== run A ==
==> flow/design.v (excerpt) <==
module UT_TOP (
    clk, 
    rst_n, 
    in_valid, 
    in_time,
    out_valid, 
    out_display, 
    out_day
);
Size in the first run: about 2200 cells after synthesis, ~15000 um2 of cells after synthesis.
==> flow/config.mk <==
export PLATFORM = sky130hd
export DESIGN_NAME = UT_TOP
export DESIGN_NICKNAME = UT_TOP
export VERILOG_FILES = /design/flow/design.v
export SDC_FILE = /design/flow/constraint.sdc
export NUM_CORES = 4
export LEC_CHECK = 0
export CAP_MARGIN = 20
export CORE_MARGIN = 9
export CORE_UTILIZATION = 60
export CTS_CLUSTER_DIAMETER = 130
export CTS_CLUSTER_SIZE = 98
export SETUP_SLACK_MARGIN = -1.42
export SLEW_MARGIN = 20
export TNS_END_PERCENT = 35
==> flow/constraint.sdc <==
create_clock -name core_clock -period 15.0 [get_ports {clk}]
set_input_delay 3.0000 -clock core_clock [delete_from_list [all_inputs] [get_ports {clk}]]
set_output_delay 3.0000 -clock core_clock [all_outputs]
set_load 0.01 [all_outputs]
run.sh (not shown) runs the stock make flow with config.mk's settings and CLKGATE_MAP_FILE=.
Run A finished all stages; however, its layout fails the closing checks, the failures being negative setup slack.
Input changes introduced in run B (baseline for comparison: run A):
- CORE_MARGIN: 9 -> 2
- CTS_CLUSTER_DIAMETER: 130 -> unset
- TNS_END_PERCENT: 35 -> unset
- SETUP_SLACK_MARGIN: -1.42 -> unset
- CTS_CLUSTER_SIZE: 98 -> unset
- CORE_UTILIZATION: 60 -> 41
- the clock period (ns, I/O delays scaled along): 15.0 -> 14.8
[summary]
Run B ended with every stage complete and zero timing, DRC or antenna violations. Summary: final routed wirelength across all metal layers, run B worse than run A. Met1 track demand over resource, run A and run B: lower on run B. Largest fanout of any net on the critical path on run B is down relative to run A.
Input changes introduced in run C (baseline for comparison: run B):
- CTS_CLUSTER_SIZE newly set to 13
- CORE_UTILIZATION changed from 41 to 68
- the clock period (ns, I/O delays scaled along) changed from 14.8 to 12.2
### Flow results
The final reports for run C and run B show critical path data required time lower in the former. Note that the total number of nets in the final design recorded for run B amounts to 0.934 times the value seen in run C. Run C reports a higher logic area than run B does. Run C had finished all stages when the layout checks came back failing, citing negative setup slack.
Edits applied to the flow inputs when going from run C to run D:
- CTS_CLUSTER_SIZE: 13 -> 61
- CORE_UTILIZATION: 68 -> 72
- PLACE_DENSITY_LB_ADDON: unset -> 0.0
- the clock period (ns, I/O delays scaled along): 12.2 -> 7.54
Findings:
- Diff run D..run C | post-synth design cell area | unchanged
- Against run C, run D comes in 4.6 points higher on core utilization at floorplan.
- Count of standard-cell rows shrinks by a few percent when moving from run C to run D.
- Going from run C to run D, final weighted congestion in routability-driven placement climbed 0.11; cell resize tally after clock tree synthesis rose 51; number of primary I/O pins ~0 delta; setup fix buffers added after clock tree synthesis increased 8; total die size decreased by about 5.4% relative to the old numbers.
- Run D terminated abnormally: 5_1_grt reported GRT-0116.
- | run C | all stages done | FAIL | negative setup slack |
- Between run C and run D, the flow reports placed instance area increasing by a few percent.

Starting RTL as in the previous note.
make LEC_CHECK=0 CAP_MARGIN=20 CORE_MARGIN=2 CORE_UTILIZATION=43 CTS_CLUSTER_DIAMETER=130 CTS_CLUSTER_SIZE=98 SETUP_SLACK_MARGIN=-1.3 SLEW_MARGIN=20 finish   # period 15.0 ns
The starting point produced a layout that fails on negative setup slack.
Next try:
Settings changed: CELL_PAD_IN_SITES_DETAIL_PLACEMENT set to 2, CELL_PAD_IN_SITES_GLOBAL_PLACEMENT set to 2, CORE_UTILIZATION 43 to 40, CTS_CLUSTER_DIAMETER 130 to not set, CTS_CLUSTER_SIZE 98 to not set, MAX_ROUTING_LAYER set to met4, SETUP_SLACK_MARGIN -1.3 to not set.
After rerunning:
- The new run produced a layout that fails on negative setup slack
- die size goes up by a little under a tenth
- worst setup slack got worse by 0.85 ns
- global-route usage went up by 12 points
- cell area grows by roughly a tenth
